== build 73 ==
==> flow/design.v <==
module alu #(
    parameter INT_W  = 4,
    parameter FRAC_W = 6,
    parameter INST_W = 4,
    parameter DATA_W = INT_W + FRAC_W
)(
    input                     i_clk,
    input                     i_rst_n,
    input                     i_valid,
    input signed [DATA_W-1:0] i_data_a,
    input signed [DATA_W-1:0] i_data_b,
    input        [INST_W-1:0] i_inst,
    output                    o_valid,
    output       [DATA_W-1:0] o_data
);  
reg [DATA_W-1:0] o_data_w, o_data_r;
reg              o_valid_w, o_valid_r;
assign o_valid = o_valid_r;
assign o_data = o_data_r;
reg [9:0] o_data_t;  
wire signed [10:0] sum_temp;
assign sum_temp = {i_data_a[9],i_data_a} + {i_data_b[9],i_data_b};
wire signed [10:0] sub_temp;
assign sub_temp = {i_data_a[9],i_data_a} - {i_data_b[9],i_data_b};
wire signed [19:0] mult_temp;
wire signed [20:0] mult_rnd;
wire signed [14:0] mult_r;
assign mult_temp = i_data_a * i_data_b;
assign mult_rnd = $signed({mult_temp[19],mult_temp}) + $signed(21'd32);  
assign mult_r = mult_rnd[20:6];
wire signed [20:0] i_data_f;
wire signed [20:0] o_data_f;
wire signed [14:0] mult_f;
assign i_data_f = {{5{o_data_r[9]}},o_data_r,6'b0};
assign o_data_f = i_data_f + $signed({mult_temp[19],mult_temp}) + $signed(21'd32);
assign mult_f = o_data_f[20:6];
wire signed [10:0] tanh_pos;
wire signed [10:0] tanh_neg;
assign tanh_pos = ({i_data_a[9],i_data_a} + $signed(11'd33)) >>> 1;
assign tanh_neg = ({i_data_a[9],i_data_a} - $signed(11'd31)) >>> 1;
always@(*)begin
    o_data_t = 10'd0;
    case(i_inst)
        4'd0:begin  
            if (sum_temp > $signed(11'd511)) o_data_t = 10'b0111_1111_11;
            else if (sum_temp < $signed(-11'sd512)) o_data_t = 10'b1000_0000_00;
            else o_data_t = sum_temp[9:0];
        end
        4'd1:begin  
            if (sub_temp > $signed(11'd511)) o_data_t = 10'b0111_1111_11;
            else if (sub_temp < $signed(-11'sd512)) o_data_t = 10'b1000_0000_00;
            else o_data_t = sub_temp[9:0];
        end
        4'd2:begin  
            if (mult_r > $signed(15'd511)) o_data_t = 10'b0111_1111_11;
            else if (mult_r < $signed(-15'sd512)) o_data_t = 10'b1000_0000_00;
            else o_data_t = mult_r[9:0];
        end
        4'd3:begin  
            if (mult_f > $signed(15'd511)) o_data_t = 10'b0111_1111_11;
            else if (mult_f < $signed(-15'sd512)) o_data_t = 10'b1000_0000_00;
            else o_data_t = mult_f[9:0];
        end
        4'd4:begin  
            if(!i_data_a[9])begin
                if(i_data_a >= 10'b0001_1000_00) o_data_t = 10'b0001_0000_00;
                else if(i_data_a >= 10'b0000_1000_00) o_data_t = tanh_pos[9:0];
                else o_data_t = i_data_a;
            end
            else begin
                if(i_data_a >= 10'b1111_100000) o_data_t = i_data_a;
                else if(i_data_a >= 10'b1110_1000_00) o_data_t = tanh_neg[9:0];
                else o_data_t = 10'b1111_0000_00;
            end
        end
        4'd5:begin  
            o_data_t = i_data_a | (~i_data_b);
        end
        4'd6:begin  
            casez(i_data_a)
            10'b1???_????_??: o_data_t = 10'd0;
            10'b01??_????_??: o_data_t = 10'd1;
            10'b001?_????_??: o_data_t = 10'd2;
            10'b0001_????_??: o_data_t = 10'd3;
            10'b0000_1???_??: o_data_t = 10'd4;
            10'b0000_01??_??: o_data_t = 10'd5;
            10'b0000_001?_??: o_data_t = 10'd6;
            10'b0000_0001_??: o_data_t = 10'd7;
            10'b0000_0000_1?: o_data_t = 10'd8;
            10'b0000_0000_01: o_data_t = 10'd9;
            10'd0: o_data_t = 10'd10;
            endcase
        end
        4'd7:begin  
            casez(i_data_a)
            10'd0: o_data_t = 10'd0;
            10'b????_????_?1: o_data_t = 10'd0;
            10'b????_????_10: o_data_t = 10'd1;
            10'b????_???1_00: o_data_t = 10'd2;
            10'b????_??10_00: o_data_t = 10'd3;
            10'b????_?100_00: o_data_t = 10'd4;
            10'b????_1000_00: o_data_t = 10'd5;
            10'b???1_0000_00: o_data_t = 10'd6;
            10'b??10_0000_00: o_data_t = 10'd7;
            10'b?100_0000_00: o_data_t = 10'd8;
            10'b1000_0000_00: o_data_t = 10'd9;
            endcase
        end
        4'd8:begin  
            o_data_t = i_data_a[9] + i_data_a[8] +i_data_a[7] +i_data_a[6] +i_data_a[5] +i_data_a[4] +i_data_a[3] +i_data_a[2] +i_data_a[1] +i_data_a[0];
        end
        4'd9:begin  
            if(i_data_b == 10'd0) o_data_t = i_data_a;
            else if(i_data_b == 10'd1) o_data_t = {i_data_a[8:0],i_data_a[9]};
            else if(i_data_b == 10'd2) o_data_t = {i_data_a[7:0],i_data_a[9:8]};
            else if(i_data_b == 10'd3) o_data_t = {i_data_a[6:0],i_data_a[9:7]};
            else if(i_data_b == 10'd4) o_data_t = {i_data_a[5:0],i_data_a[9:6]};
            else if(i_data_b == 10'd5) o_data_t = {i_data_a[4:0],i_data_a[9:5]};
            else if(i_data_b == 10'd6) o_data_t = {i_data_a[3:0],i_data_a[9:4]};
            else if(i_data_b == 10'd7) o_data_t = {i_data_a[2:0],i_data_a[9:3]};
            else if(i_data_b == 10'd8) o_data_t = {i_data_a[1:0],i_data_a[9:2]};
            else   o_data_t = {i_data_a[0],i_data_a[9:1]};
        end
    endcase
end
always@(*) begin
    o_data_w = o_data_t;
    o_valid_w = (i_valid == 1'b1)? 1'b1:1'b0;
end
always@(posedge i_clk or negedge i_rst_n) begin
    if (!i_rst_n) begin
        o_data_r <= 'b0;
        o_valid_r <= 'b0;
    end 
    else begin
        if (i_valid) o_data_r <= o_data_w;
        o_valid_r <= o_valid_w;
    end
end
endmodule
==> flow/config.mk <==
export PLATFORM = sky130hd
export DESIGN_NAME = alu
export DESIGN_NICKNAME = alu
export VERILOG_FILES = /design/flow/design.v
export SDC_FILE = /design/flow/constraint.sdc
export NUM_CORES = 4
export LEC_CHECK = 0
export CAP_MARGIN = 20
export CORE_ASPECT_RATIO = 1.37
export CORE_MARGIN = 2
export CORE_UTILIZATION = 36
export CTS_CLUSTER_DIAMETER = 150
export CTS_CLUSTER_SIZE = 99
export GPL_ROUTABILITY_DRIVEN = 0
export SETUP_SLACK_MARGIN = -1.08
export SLEW_MARGIN = 20
export TNS_END_PERCENT = 15
==> flow/constraint.sdc <==
create_clock -name core_clock -period 11.0 [get_ports {i_clk}]
set_input_delay 2.2000 -clock core_clock [delete_from_list [all_inputs] [get_ports {i_clk}]]
set_output_delay 2.2000 -clock core_clock [all_outputs]
set_load 0.01 [all_outputs]
run.sh (not shown) runs the stock make flow with config.mk's settings and CLKGATE_MAP_FILE=.
Build 73 completed every stage of the flow, and the final layout passed the timing, design-rule and antenna checks.
Setup changes, build 73 to build 11
Settings: a deleted CORE_ASPECT_RATIO that had been 1.37; a deleted CTS_CLUSTER_SIZE that had been 99; a deleted TNS_END_PERCENT that had been 15; a deleted CTS_CLUSTER_DIAMETER that had been 150; a change of CORE_UTILIZATION from 36 to 40; a deleted SETUP_SLACK_MARGIN that had been -1.08; a deleted GPL_ROUTABILITY_DRIVEN that had been 0; a change of the clock period (ns, I/O delays scaled along) from 11.0 to 10.5.
Results
Area enclosed by the die boundary on build 11 is down relative to build 73.
Taking build 73 as the reference, in build 11 share of flip-flops with an asynchronous set or reset after synthesis now sits at about the same level, least setup slack across all paths after layout now sits lower.
[build 11 vs build 73] maximum number of pins on one net before global-route repair: lower in build 11
Cell total after placement was higher in build 73 than in build 11.
On clock skew, build 73 beats build 11.
Of build 11 and build 73, it is build 11 that has the lower y dimension of the die.
Signal arrival time at the worst endpoint: build 11 < build 73
## Diff of input files: build 96 against build 11
Settings: CORE_UTILIZATION now 65, was 40; TNS_END_PERCENT now 5, previously not set; the clock period (ns, I/O delays scaled along) now 8.69, was 10.5.
Results
Going from build 11 to build 96, clock-buffer cell count now sits higher; clock skew lost 0.0039 ns; final cell count without fillers rose by 4.0%. Multi-input combinational area share ends up higher on build 11. From the logs: build 96 reached the end of the flow and failed the layout checks with setup timing.
Edits applied to the flow inputs when going from build 96 to build 93:
Settings: TNS_END_PERCENT no longer set, was 5; CTS_CLUSTER_SIZE now 99, previously not set; CTS_CLUSTER_DIAMETER now 160, previously not set; CORE_UTILIZATION now 72, was 65; the clock period (ns, I/O delays scaled along) now 9.77, was 8.69.
--- outcome ---
Build 93 ended with every stage complete and zero timing, DRC or antenna violations. Per the comparison of build 93 with build 96, global-route usage about even; number of nets at the end of the flow now smaller.

* * *

run 1:
RTL: the design.v shown in full above, as it stands there.
clock: 11.0 ns
lec_check: 0
cap_margin: 0
cell_pad_in_sites_global_placement: 1
core_aspect_ratio: 1.37
core_margin: 2
core_utilization: 63
cts_cluster_diameter: 150
cts_cluster_size: 99
gpl_routability_driven: 0
hold_slack_margin: 0.28
setup_slack_margin: -1.08
slew_margin: 20
tns_end_percent: 15
Run 1: full flow OK, the timing, design-rule and antenna checks passed
Input-level comparison between run 2 and run 1:
- CORE_UTILIZATION changed from 63 to 64
- CAP_MARGIN changed from 0 to 20
- CORE_ASPECT_RATIO removed (was 1.37)
- CTS_CLUSTER_DIAMETER removed (was 150)
- HOLD_SLACK_MARGIN removed (was 0.28)
- CTS_CLUSTER_SIZE removed (was 99)
- TNS_END_PERCENT removed (was 15)
- SETUP_SLACK_MARGIN removed (was -1.08)
- GPL_ROUTABILITY_DRIVEN removed (was 0)
- CELL_PAD_IN_SITES_GLOBAL_PLACEMENT removed (was 1)
- the clock period (ns, I/O delays scaled along) changed from 11.0 to 16.9
Findings:
[compare] base=run 1 new=run 2: aggregate routed wire length has increased. Between run 2 and run 1, the difference in clock insertion delay at the later pin of the skew report is negligible. Run 2 completed end to end with timing, DRC and antenna clean. Lower cell area after placement was reported by run 2, not run 1.
Edits applied to the flow inputs when going from run 2 to run 3:
- changing CORE_UTILIZATION from 64 to 66
- changing the clock period (ns, I/O delays scaled along) from 16.9 to 9.77
==> comparison <==
From run 2 to run 3 the numbers moved as follows: area of the die decreased by about 3% relative to the old numbers; finished layout cell area went up; hold slack has increased.
Re number of buffers added on ports: no difference whatsoever between run 2 and run 3.
Comparing detailed-routing iteration count for the pre-antenna-repair pass for run 2 and run 3, the bigger number came from run 3.
Measured against run 2, the via count of run 3 comes out at 1.05 times the reference value.
Wire: run 3 routes more than run 2
Compared with run 2, run 3 has less setup slack.
Changes in run 4 relative to run 3:
- swapping 66 for 71 in CORE_UTILIZATION
- putting TNS_END_PERCENT at 5 where nothing was set
- putting CTS_CLUSTER_SIZE at 23 where nothing was set
- putting PLACE_DENSITY_LB_ADDON at 0.24 where nothing was set
- swapping 9.77 for 8.69 in the clock period (ns, I/O delays scaled along)
## What came out
The log for run 4 ends in global routing (5_1_grt) with error GRT-0116, so the run never completed. The final layout from run 3, which completed every stage, passed the timing, design-rule and antenna checks at the end of the flow. Compared run 4 against run 3; net count of the mapped netlist within noise. Diff run 3..run 4 | post-synthesis area per instance | unchanged. From run 3 to run 4, number of enable-type register cells in the synthesized netlist did not move at all. In terms of count of unique library cells instantiated by Yosys, run 3 and run 4 differ only marginally.
What run 5 does differently from run 4 at the input level:
- TNS_END_PERCENT no longer set, was 5
- CTS_CLUSTER_SIZE no longer set, was 23
- PLACE_DENSITY_LB_ADDON no longer set, was 0.24
- SETUP_SLACK_MARGIN now -0.75, previously not set
- CORE_UTILIZATION now 61, was 71
- the clock period (ns, I/O delays scaled along) now 7.69, was 8.69
## What came out
The flow for run 5 finished, though final verification flagged negative setup slack.
From run 5 to run 4, share of synthesized cell area in and-or and or-and compound cells did not move at all.
Between run 5 and run 4, the synthesized area figures differ only marginally.
As far as synthesized cell count goes, run 5 and run 4 are indistinguishable; the numbers are identical.
Between run 4 and run 5, placed wire-length estimate after detailed placement decreased.
Modified inputs, run 6 compared to run 5
- a deleted SETUP_SLACK_MARGIN that had been -0.75
- a change of CORE_UTILIZATION from 61 to 65
- an added TNS_END_PERCENT of 35
- a change of the clock period (ns, I/O delays scaled along) from 7.69 to 7.93
Results
- Changes observed in run 6 relative to run 5: worst setup slack after placement climbed 0.32 ns, simple-gate share of the synthesized area held, routability-driven placement congestion ratio rose about 3%.
- Run 6 did not finish; the tool stopped in global routing (5_1_grt) with error GRT-0232.
- Vertical die dimension came out lower on run 6 than on run 5.
- Run 6 against run 5: die extent in x shows a reduction of about 3%, total of cells resized after clock tree synthesis moved up, post-synthesis instance area has remained practically unchanged, post-place instance area now smaller, chip area down about 6%.

* * *

Starts from the design.v that is shown in full above.
Settings: LEC_CHECK=0, ABC_AREA=1, CAP_MARGIN=20, CELL_PAD_IN_SITES_GLOBAL_PLACEMENT=1, CORE_ASPECT_RATIO=1.62, CORE_MARGIN=4, CORE_UTILIZATION=40, CTS_CLUSTER_SIZE=33, GPL_ROUTABILITY_DRIVEN=1, SLEW_MARGIN=20, TNS_END_PERCENT=85; clock period 17.5 ns.
The starting point ran to the end with no violations.
Then changed:
- ABC_AREA: 1 -> not set
- CELL_PAD_IN_SITES_GLOBAL_PLACEMENT: 1 -> not set
- CORE_ASPECT_RATIO: 1.62 -> not set
- CORE_MARGIN: 4 -> 2
- CTS_CLUSTER_SIZE: 33 -> 66
- GPL_ROUTABILITY_DRIVEN: 1 -> 0
- TNS_END_PERCENT: 85 -> not set
- clock period: 17.5 -> 11.0 ns (I/O delays scaled with it)
Global-route usage increases by 0.64 points.
Sequential share of layout area increases by 0.17 points.
First-iteration DRC count increases by 31%.
Worst setup slack gets worse by 6.1 ns.
Count of clock-buffer cells in the layout is unchanged.
Synthesized area decreases by about 8%.
Final cell count decreases by 22%.
Design area decreases by about 6%.

* * *

// alu: RTL as listed in full above, without the edits since
clock: 11.0 ns
lec_check: 0
cap_margin: 0
cell_pad_in_sites_global_placement: 1
core_aspect_ratio: 1.37
core_margin: 2
core_utilization: 63
cts_cluster_diameter: 150
cts_cluster_size: 99
gpl_routability_driven: 0
setup_slack_margin: -1.08
slew_margin: 20
tns_end_percent: 15
Change:
CAP_MARGIN = 20   (was 0)
CELL_PAD_IN_SITES_GLOBAL_PLACEMENT = default   (was 1)
CORE_ASPECT_RATIO = default   (was 1.37)
CORE_UTILIZATION = 40   (was 63)
CTS_CLUSTER_DIAMETER = default   (was 150)
CTS_CLUSTER_SIZE = default   (was 99)
GPL_ROUTABILITY_DRIVEN = default   (was 0)
SETUP_SLACK_MARGIN = default   (was -1.08)
TNS_END_PERCENT = default   (was 15)
Outcome: The new run went through all stages and came out clean. Routed wire length rises by 8.5%. Global-route usage falls by 12 points. Utilization falls by 25 points. Worst hold slack is better by 0.0064 ns. Final area rises by 2.6%. Fmax barely changes. First-iteration DRC count falls by 33%. Setup slack is worse by 0.028 ns.
Change:
CAP_MARGIN = 0   (was 20)
CORE_ASPECT_RATIO = 1.37   (was default)
CORE_UTILIZATION = 63   (was 40)
CTS_CLUSTER_DIAMETER = 150   (was default)
CTS_CLUSTER_SIZE = 99   (was default)
GPL_ROUTABILITY_DRIVEN = 0   (was default)
SETUP_SLACK_MARGIN = -1.08   (was default)
TNS_END_PERCENT = 15   (was default)
After rerunning: Setup slack degrades by 0.032 ns; clock-buffer cell count does not change; routed wire length came out lower by 8.2%; synthesized cell count stays the same.
Change:
CAP_MARGIN = 20   (was 0)
CORE_ASPECT_RATIO = 0.5   (was 1.37)
CORE_UTILIZATION = 36   (was 63)
- area after synthesis stays the same
- sequential share of layout area hardly moves
- utilization fell by 29 points
- final area rose by 2.0%
- final cell count rose by about 11%
- critical path depth fell by 1
- clock skew rose by 0.0053 ns
